Setup of lane 1:
==> flow/design.v (excerpt) <==
module alu16(clk, rst, a, b, ctrl, res, R15);
	input clk, rst;
	input [15:0] a, b;
	input [3:0] ctrl;
	output reg [15:0] res;
	output reg [15:0] R15;
	wire [15:0] alu_res, alu_R15;
	wire res_we, R15_we;
	ALU u_alu(.a(a), .b(b), .ctrl(ctrl), .res(alu_res), .R15(alu_R15), .res_we(res_we), .R15_we(R15_we));
	always @(posedge clk, negedge rst) begin
		if (~rst) begin
			res <= 16'h0000;
			R15 <= 16'h0000;
		end
		else begin
			if (res_we)
				res <= alu_res;
			if (R15_we)
				R15 <= alu_R15;
		end
	end
endmodule
Size in the first run: about 2,900 cells after synthesis, about 32 flip-flops, about 22,000 µm² of cells after synthesis.
clock: 31.6 ns
lec_check: 0
cap_margin: 20
cell_pad_in_sites_detail_placement: 0
cell_pad_in_sites_global_placement: 0
core_margin: 3
core_utilization: 58
cts_cluster_diameter: 359
cts_cluster_size: 84
gpl_routability_driven: 0
max_routing_layer: met4
min_routing_layer: met1
place_density: 0.76
slew_margin: 20
tns_end_percent: 50
run.sh (not shown) runs the stock make flow with config.mk's settings and CLKGATE_MAP_FILE=.
Lane 1: ODB-0269 in global routing -> run aborted
What lane 2 does differently from lane 1 at the input level:
Settings: a deleted PLACE_DENSITY that had been 0.76; an added SETUP_SLACK_MARGIN of -2.0; a change of TNS_END_PERCENT from 50 to 30; an added GPL_TIMING_DRIVEN of 0; an added PLACE_DENSITY_LB_ADDON of 0.29; an added HOLD_SLACK_MARGIN of -0.08; a change of CTS_CLUSTER_SIZE from 84 to 99; a change of CELL_PAD_IN_SITES_GLOBAL_PLACEMENT from 0 to 3; an added ABC_AREA of 1; a change of CORE_UTILIZATION from 58 to 35; an added CORE_ASPECT_RATIO of 0.5.
## What came out
- Summary of lane 2 over lane 1: mux share of post-synthesis cell area -1.9 points, die area grew by 64%.
- Every stage of lane 2 finished as expected; the final checks, on the other hand, flagged setup timing, which means the layout fails.
- In lane 2, number of rows in the core area is lower than in lane 1.
- Lane 2: xor/xnor share of the synthesized area lower than lane 1
- Any difference in total cell area reported by yosys after synthesis between lane 1 and lane 2 is small enough to ignore.
- Going from lane 1 to lane 2, post-synthesis async set-or-reset flop share held steady, half-perimeter wire length after detailed placement shrank by 1.7 mm, cell resize tally after clock tree synthesis shrank by 42%.
--- input diff lane 2..lane 3 ---
Settings: swapping 30 for 5 in TNS_END_PERCENT; swapping 35 for 40 in CORE_UTILIZATION.
## What came out
- Diff lane 2..lane 3 | total cells reported by yosys after synthesis | unchanged
- In lane 3, chip width is lower than in lane 2.
- Standard cell core area (lane 3 vs. lane 2) decreases by more than 10%
- Lane 2: flow complete, layout not clean; failing: setup timing
- Lane 3 did not finish: a tool error stopped it during global placement.
- Going from lane 2 to lane 3, number of standard cells after synthesis comparable; row count now smaller.
Setup changes, lane 3 to lane 4
Settings: GPL_ROUTABILITY_DRIVEN no longer set, was 0; CORE_MARGIN now 2, was 3; TNS_END_PERCENT no longer set, was 5; SETUP_SLACK_MARGIN now 1.0, was -2.0; PLACE_DENSITY_LB_ADDON no longer set, was 0.29; MIN_ROUTING_LAYER no longer set, was met1; CELL_PAD_IN_SITES_GLOBAL_PLACEMENT no longer set, was 3; GPL_TIMING_DRIVEN no longer set, was 0; CTS_CLUSTER_SIZE no longer set, was 99; CELL_PAD_IN_SITES_DETAIL_PLACEMENT no longer set, was 0; HOLD_SLACK_MARGIN no longer set, was -0.08; CORE_ASPECT_RATIO no longer set, was 0.5; ABC_AREA no longer set, was 1; MAX_ROUTING_LAYER no longer set, was met4; CTS_CLUSTER_DIAMETER no longer set, was 359; the clock period (ns, I/O delays scaled along) now 40.0, was 31.6.
Results
Lane 4 | status: complete | timing, DRC, antenna: pass. In the metrics for lane 4 and lane 3, the one carrying the higher number of instances in the synthesized netlist is lane 3. Lane 4: adder-cell area share of the yosys netlist is 0.44 points higher than what lane 3 reported. Width of the chip (higher): lane 3.
